==> inputs of job 3401 <==
// mac
module mac(
input clk, 
input rstn, 
input vld_i, 
input [215:0] win, 
input [215:0] din,
output[ 20:0] acc_o, 
output        vld_o
);
make LEC_CHECK=0 CAP_MARGIN=10 CORE_MARGIN=2 CORE_UTILIZATION=72 CTS_CLUSTER_DIAMETER=29 CTS_CLUSTER_SIZE=43 SETUP_SLACK_MARGIN=-0.37 SLEW_MARGIN=20 finish   # period 4.56 ns
run.sh (not shown) runs the stock make flow with config.mk's settings and CLKGATE_MAP_FILE=.
==> job 2591 (differences from job 3401) <==
==> flow/config.mk (replaced) <==
export PLATFORM = sky130hd
export DESIGN_NAME = mac
export DESIGN_NICKNAME = mac
export VERILOG_FILES = /design/flow/design.v
export SDC_FILE = /design/flow/constraint.sdc
export NUM_CORES = 4
export LEC_CHECK = 0
export CAP_MARGIN = 20
export CORE_MARGIN = 2
export CORE_UTILIZATION = 40
export SLEW_MARGIN = 20
==> flow/constraint.sdc (replaced) <==
create_clock -name core_clock -period 6.0 [get_ports {clk}]
set_input_delay 1.2000 -clock core_clock [delete_from_list [all_inputs] [get_ports {clk}]]
set_output_delay 1.2000 -clock core_clock [all_outputs]
set_load 0.01 [all_outputs]
==> job 9708 (differences from job 3401) <==
==> flow/config.mk (replaced) <==
export PLATFORM = sky130hd
export DESIGN_NAME = mac
export DESIGN_NICKNAME = mac
export VERILOG_FILES = /design/flow/design.v
export SDC_FILE = /design/flow/constraint.sdc
export NUM_CORES = 4
export LEC_CHECK = 0
export ABC_AREA = 1
export CAP_MARGIN = 25
export CELL_PAD_IN_SITES_DETAIL_PLACEMENT = 2
export CORE_MARGIN = 6
export CORE_UTILIZATION = 52
export GPL_ROUTABILITY_DRIVEN = 0
export GPL_TIMING_DRIVEN = 0
export HOLD_SLACK_MARGIN = 0.23
export MAX_ROUTING_LAYER = met5
export MIN_ROUTING_LAYER = met2
export PLACE_DENSITY_LB_ADDON = 0.23
export SETUP_SLACK_MARGIN = 0.41
export SLEW_MARGIN = 20
==> flow/constraint.sdc (replaced) <==
create_clock -name core_clock -period 5.35 [get_ports {clk}]
set_input_delay 1.0700 -clock core_clock [delete_from_list [all_inputs] [get_ports {clk}]]
set_output_delay 1.0700 -clock core_clock [all_outputs]
set_load 0.01 [all_outputs]
==> results <==
Total number of vias: job 9708 -; job 2591 98600; job 3401 113000
Biggest area consumer among cell classes: job 9708 -; job 2591 logic gates; job 3401 logic gates
Initial antenna violation count: job 9708 -; job 2591 18; job 3401 24
# hold bufs at CTS: job 9708 -; job 2591 0; job 3401 1
Minimum setup slack among reg-to-reg paths: job 9708 -; job 2591 570 ps; job 3401 -620 ps
Instance area after placement: job 9708 -; job 2591 0.178 mm2; job 3401 0.184 mm2
Number of clock sinks: job 9708 -; job 2591 2669; job 3401 2669
Capture instance of the worst register-to-register path: job 9708 -; job 2591 u_mul_03.u_dsp.m_r[15]$_DFF_P_; job 3401 u_mul_21.u_dsp.m_r[14]$_DFF_P_
First-pass GRT wire length: job 9708 -; job 2591 557 mm; job 3401 620 mm
Outcome: job 9708 aborted with a tool error; job 2591 finished clean; job 3401 complete, but fails checks
Failing step: job 9708 detailed placement (3_5_place_dp); job 2591 -; job 3401 -
Layout check failures: job 9708 -; job 2591 -; job 3401 setup timing
Post-placement setup slack: job 9708 -; job 2591 568 ps; job 3401 -570 ps
Final-layout clock buffer total: job 9708 -; job 2591 376; job 3401 470

==> v6 <==
==> flow/design.v <==
`timescale 1ns / 1ps
module dsp_macro_1(
input         CLK,
input  [17:0] A,
input  [17:0] B,
input  [47:0] C,
output [47:0] P
);
reg signed [17:0] a_r, b_r;
reg        [47:0] c_r;
reg signed [35:0] m_r;
reg        [47:0] p_r0, p_r1, p_r2;
always @(posedge CLK) begin
	a_r  <= A;
	b_r  <= B;
	c_r  <= C;
	m_r  <= a_r * b_r;
	p_r0 <= {{12{m_r[35]}}, m_r} + c_r;
	p_r1 <= p_r0;
	p_r2 <= p_r1;
end
assign P = p_r2;
endmodule
`timescale 1ns / 1ps
module mul(
input clk, 
input [7:0] w, 
input [7:0] x, 
output[15:0] y
);
wire [17:0] dsp_A, dsp_B;
wire [47:0] dsp_P;
assign dsp_A = w[7]? {10'b11_1111_1111, w} : {10'b00_0000_0000, w};
assign dsp_B = x[7]? {10'b11_1111_1111, x} : {10'b00_0000_0000, x};
assign y = dsp_P[15:0];
dsp_macro_1 u_dsp(.CLK(clk), .A(dsp_A), .B(dsp_B), .C(48'b0), .P(dsp_P));
endmodule
`timescale 1ns / 1ps
module adder_tree(
input clk, 
input rstn,
input vld_i,
input [15:0] mul_00, 
input [15:0] mul_01, 
input [15:0] mul_02, 
input [15:0] mul_03, 
input [15:0] mul_04, 
input [15:0] mul_05, 
input [15:0] mul_06, 
input [15:0] mul_07,
input [15:0] mul_08, 
input [15:0] mul_09, 
input [15:0] mul_10, 
input [15:0] mul_11, 
input [15:0] mul_12, 
input [15:0] mul_13, 
input [15:0] mul_14, 
input [15:0] mul_15, 
input [15:0] mul_16,
input [15:0] mul_17,
input [15:0] mul_18, 
input [15:0] mul_19, 
input [15:0] mul_20, 
input [15:0] mul_21, 
input [15:0] mul_22, 
input [15:0] mul_23, 
input [15:0] mul_24, 
input [15:0] mul_25,
input [15:0] mul_26,
output[20:0] acc_o,
output       vld_o 
);
reg [16:0] y1_0;
reg [16:0] y1_1;
reg [16:0] y1_2;
reg [16:0] y1_3;
reg [16:0] y1_4;
reg [16:0] y1_5;
reg [16:0] y1_6;
reg [16:0] y1_7;
reg [16:0] y1_8;
reg [16:0] y1_9;
reg [16:0] y1_10;
reg [16:0] y1_11;
reg [16:0] y1_12;
reg [16:0] y1_13;
reg [17:0] y2_0;
reg [17:0] y2_1;
reg [17:0] y2_2;
reg [17:0] y2_3;
reg [17:0] y2_4;
reg [17:0] y2_5;
reg [17:0] y2_6;
reg [18:0] y3_0;
reg [18:0] y3_1;
reg [18:0] y3_2;
reg [18:0] y3_3;
reg [19:0] y4_0;
reg [19:0] y4_1;
reg [20:0] y5;
reg vld_i_d1, vld_i_d2, vld_i_d3, vld_i_d4, vld_i_d5;
always@(posedge clk, negedge rstn) begin
	if(!rstn) begin
		y1_0 <= 17'd0;
		y1_1 <= 17'd0;
		y1_2 <= 17'd0;
		y1_3 <= 17'd0;
		y1_4 <= 17'd0;
		y1_5 <= 17'd0;
		y1_6 <= 17'd0;
		y1_7 <= 17'd0;
		y1_8 <= 17'd0;
		y1_9 <= 17'd0;
		y1_10 <= 17'd0;
		y1_11 <= 17'd0;
		y1_12 <= 17'd0;
		y1_13 <= 17'd0;
	end
	else begin 
		y1_0 <= $signed(mul_00) + $signed(mul_01);
		y1_1 <= $signed(mul_02) + $signed(mul_03);
		y1_2 <= $signed(mul_04) + $signed(mul_05);
		y1_3 <= $signed(mul_06) + $signed(mul_07);
		y1_4 <= $signed(mul_08) + $signed(mul_09);
		y1_5 <= $signed(mul_10) + $signed(mul_11);
		y1_6 <= $signed(mul_12) + $signed(mul_13);
		y1_7 <= $signed(mul_14) + $signed(mul_15);
		y1_8 <= $signed(mul_16) + $signed(mul_17);
		y1_9 <= $signed(mul_18) + $signed(mul_19);
		y1_10 <= $signed(mul_20) + $signed(mul_21);
		y1_11 <= $signed(mul_22) + $signed(mul_23);
		y1_12 <= $signed(mul_24) + $signed(mul_25);
		y1_13 <= $signed(mul_26);
	end
end
always@(posedge clk, negedge rstn) begin
	if(!rstn) begin
		y2_0 <= 18'd0;
		y2_1 <= 18'd0;
		y2_2 <= 18'd0;
		y2_3 <= 18'd0;
		y2_4 <= 18'd0;
		y2_5 <= 18'd0;
		y2_6 <= 18'd0;		
	end
	else begin 
		y2_0 <= $signed(y1_0) + $signed(y1_1);
		y2_1 <= $signed(y1_2) + $signed(y1_3);
		y2_2 <= $signed(y1_4) + $signed(y1_5);
		y2_3 <= $signed(y1_6) + $signed(y1_7);
		y2_4 <= $signed(y1_8) + $signed(y1_9);
		y2_5 <= $signed(y1_10) + $signed(y1_11);
		y2_6 <= $signed(y1_12) + $signed(y1_13);
	end
end
always@(posedge clk, negedge rstn) begin
	if(!rstn) begin
		y3_0 <= 19'd0;
		y3_1 <= 19'd0;
		y3_2 <= 19'd0;
		y3_3 <= 19'd0;
	end
	else begin 
		y3_0 <= $signed(y2_0) + $signed(y2_1);
		y3_1 <= $signed(y2_2) + $signed(y2_3);
		y3_2 <= $signed(y2_4) + $signed(y2_5);
		y3_3 <= $signed(y2_6);
	end
end
always@(posedge clk, negedge rstn) begin
	if(!rstn) begin
		y4_0 <= 20'd0;
		y4_1 <= 20'd0;
	end
	else begin
		y4_0 <= $signed(y3_0) + $signed(y3_1);
		y4_1 <= $signed(y3_2) + $signed(y3_3);
    end
end
always@(posedge clk, negedge rstn) begin
	if(!rstn)
		y5 <= 21'd0;
	else
		y5 <= $signed(y4_0) + $signed(y4_1);
end
always@(posedge clk, negedge rstn) begin
	if(!rstn) begin
		vld_i_d1 <= 0;
		vld_i_d2 <= 0;
		vld_i_d3 <= 0;
		vld_i_d4 <= 0;
		vld_i_d5 <= 0;
	end
	else begin 
		vld_i_d1 <= vld_i   ;
		vld_i_d2 <= vld_i_d1;
		vld_i_d3 <= vld_i_d2;
		vld_i_d4 <= vld_i_d3;
		vld_i_d5 <= vld_i_d4;		
	end
end
assign vld_o = vld_i_d5;
assign acc_o = $signed(y5);
endmodule
`timescale 1ns / 1ps
module mac(
input clk, 
input rstn, 
input vld_i, 
input [215:0] win, 
input [215:0] din,
output[ 20:0] acc_o, 
output        vld_o
);
wire[15:0] y00;
wire[15:0] y01;
wire[15:0] y02;
wire[15:0] y03;
wire[15:0] y04;
wire[15:0] y05;
wire[15:0] y06;
wire[15:0] y07;
wire[15:0] y08;
wire[15:0] y09;
wire[15:0] y10;
wire[15:0] y11;
wire[15:0] y12;
wire[15:0] y13;
wire[15:0] y14;
wire[15:0] y15;
wire[15:0] y16;
wire[15:0] y17;
wire[15:0] y18;
wire[15:0] y19;
wire[15:0] y20;
wire[15:0] y21;
wire[15:0] y22;
wire[15:0] y23;
wire[15:0] y24;
wire[15:0] y25;
wire[15:0] y26;
reg vld_i_d0, vld_i_d1, vld_i_d2, vld_i_d3, vld_i_d4;
mul u_mul_00(.clk(clk), .w(win[  7:  0]),.x(din[  7:  0]),.y(y00));
mul u_mul_01(.clk(clk), .w(win[ 15:  8]),.x(din[ 15:  8]),.y(y01));
mul u_mul_02(.clk(clk), .w(win[ 23: 16]),.x(din[ 23: 16]),.y(y02));
mul u_mul_03(.clk(clk), .w(win[ 31: 24]),.x(din[ 31: 24]),.y(y03));
mul u_mul_04(.clk(clk), .w(win[ 39: 32]),.x(din[ 39: 32]),.y(y04));
mul u_mul_05(.clk(clk), .w(win[ 47: 40]),.x(din[ 47: 40]),.y(y05));
mul u_mul_06(.clk(clk), .w(win[ 55: 48]),.x(din[ 55: 48]),.y(y06));
mul u_mul_07(.clk(clk), .w(win[ 63: 56]),.x(din[ 63: 56]),.y(y07));
mul u_mul_08(.clk(clk), .w(win[ 71: 64]),.x(din[ 71: 64]),.y(y08));
mul u_mul_09(.clk(clk), .w(win[ 79: 72]),.x(din[ 79: 72]),.y(y09));
mul u_mul_10(.clk(clk), .w(win[ 87: 80]),.x(din[ 87: 80]),.y(y10));
mul u_mul_11(.clk(clk), .w(win[ 95: 88]),.x(din[ 95: 88]),.y(y11));
mul u_mul_12(.clk(clk), .w(win[103: 96]),.x(din[103: 96]),.y(y12));
mul u_mul_13(.clk(clk), .w(win[111:104]),.x(din[111:104]),.y(y13));
mul u_mul_14(.clk(clk), .w(win[119:112]),.x(din[119:112]),.y(y14));
mul u_mul_15(.clk(clk), .w(win[127:120]),.x(din[127:120]),.y(y15));
mul u_mul_16(.clk(clk), .w(win[135:128]),.x(din[135:128]),.y(y16));
mul u_mul_17(.clk(clk), .w(win[143:136]),.x(din[143:136]),.y(y17));
mul u_mul_18(.clk(clk), .w(win[151:144]),.x(din[151:144]),.y(y18));
mul u_mul_19(.clk(clk), .w(win[159:152]),.x(din[159:152]),.y(y19));
mul u_mul_20(.clk(clk), .w(win[167:160]),.x(din[167:160]),.y(y20));
mul u_mul_21(.clk(clk), .w(win[175:168]),.x(din[175:168]),.y(y21));
mul u_mul_22(.clk(clk), .w(win[183:176]),.x(din[183:176]),.y(y22));
mul u_mul_23(.clk(clk), .w(win[191:184]),.x(din[191:184]),.y(y23));
mul u_mul_24(.clk(clk), .w(win[199:192]),.x(din[199:192]),.y(y24));
mul u_mul_25(.clk(clk), .w(win[207:200]),.x(din[207:200]),.y(y25));
mul u_mul_26(.clk(clk), .w(win[215:208]),.x(din[215:208]),.y(y26));
always@(posedge clk, negedge rstn) begin
	if(!rstn) begin
	    vld_i_d0 <= 0;
		vld_i_d1 <= 0;
		vld_i_d2 <= 0;
		vld_i_d3 <= 0;
		vld_i_d4 <= 0;
	end
	else begin 
		vld_i_d0 <= vld_i   ;
		vld_i_d1 <= vld_i_d0;
		vld_i_d2 <= vld_i_d1;
		vld_i_d3 <= vld_i_d2;
		vld_i_d4 <= vld_i_d3;		
	end
end
adder_tree u_adder_tree(
. clk(clk), 
. rstn(rstn),
. vld_i(vld_i_d4),
. mul_00(y00), 
. mul_01(y01), 
. mul_02(y02), 
. mul_03(y03), 
. mul_04(y04), 
. mul_05(y05), 
. mul_06(y06), 
. mul_07(y07),
. mul_08(y08),
. mul_09(y09), 
. mul_10(y10), 
. mul_11(y11), 
. mul_12(y12), 
. mul_13(y13), 
. mul_14(y14), 
. mul_15(y15), 
. mul_16(y16),
. mul_17(y17), 
. mul_18(y18), 
. mul_19(y19), 
. mul_20(y20), 
. mul_21(y21), 
. mul_22(y22), 
. mul_23(y23), 
. mul_24(y24), 
. mul_25(y25),
. mul_26(y26),  
. acc_o(acc_o),
. vld_o(vld_o) 
);
endmodule
==> flow/run.sh <==
#!/bin/bash
# the make line also repeats each setting of config.mk as NAME=value (left out here)
make -C /OpenROAD-flow-scripts/flow DESIGN_CONFIG=/design/flow/config.mk WORK_HOME=/design/flow/orfs CLKGATE_MAP_FILE= finish
==> flow/config.mk <==
export PLATFORM = sky130hd
export DESIGN_NAME = mac
export DESIGN_NICKNAME = mac
export VERILOG_FILES = /design/flow/design.v
export SDC_FILE = /design/flow/constraint.sdc
export NUM_CORES = 4
export LEC_CHECK = 0
export ABC_AREA = 1
export CAP_MARGIN = 35
export CELL_PAD_IN_SITES_DETAIL_PLACEMENT = 2
export CELL_PAD_IN_SITES_GLOBAL_PLACEMENT = 1
export CORE_MARGIN = 7
export CORE_UTILIZATION = 40
export GPL_TIMING_DRIVEN = 0
export MAX_ROUTING_LAYER = met4
export PLACE_DENSITY_LB_ADDON = 0.09
export SLEW_MARGIN = 20
export TNS_END_PERCENT = 25
==> flow/constraint.sdc <==
create_clock -name core_clock -period 6.0 [get_ports {clk}]
set_input_delay 1.2000 -clock core_clock [delete_from_list [all_inputs] [get_ports {clk}]]
set_output_delay 1.2000 -clock core_clock [all_outputs]
set_load 0.01 [all_outputs]
==> inputs of v13, as changes to v6 <==
ABC_AREA = not set   (was 1)
CAP_MARGIN = 15   (was 35)
CELL_PAD_IN_SITES_DETAIL_PLACEMENT = not set   (was 2)
CELL_PAD_IN_SITES_GLOBAL_PLACEMENT = not set   (was 1)
CORE_MARGIN = 2   (was 7)
CORE_UTILIZATION = 72   (was 40)
CTS_CLUSTER_DIAMETER = 28   (was not set)
GPL_TIMING_DRIVEN = not set   (was 0)
MAX_ROUTING_LAYER = not set   (was met4)
PLACE_DENSITY_LB_ADDON = not set   (was 0.09)
SETUP_SLACK_MARGIN = 1.23   (was not set)
TNS_END_PERCENT = not set   (was 25)
==> flow/constraint.sdc (replaced) <==
create_clock -name core_clock -period 5.1 [get_ports {clk}]
set_input_delay 1.0200 -clock core_clock [delete_from_list [all_inputs] [get_ports {clk}]]
set_output_delay 1.0200 -clock core_clock [all_outputs]
set_load 0.01 [all_outputs]
==> PnR_summary.wiki <==
=== Synthesis and place and route ===
{| class="wikitable"
! Metric !! Value
|-
| Setup violation total in the final timing report || 12
|-
| Outcome || finished with violations
|-
| Final worst hold slack || 0.279 ns
|-
| Fin worst setup slack || -0.291 ns
|-
| Capturing instance or port of the critical path || u_mul_18.u_dsp.m_r[15]
|-
| Layout Check Failures || setup timing
|}
That was v13.
==> PnR_summary.wiki <==
=== Synthesis and place and route ===
{| class="wikitable"
! Metric !! Value
|-
| Outcome || finished clean
|-
| Setup violation total in the final timing report || 0
|-
| Actual transition at the worst max-transition pin || 0.775 ns
|-
| Fin worst setup slack || 0.226 ns
|}
That was v6.
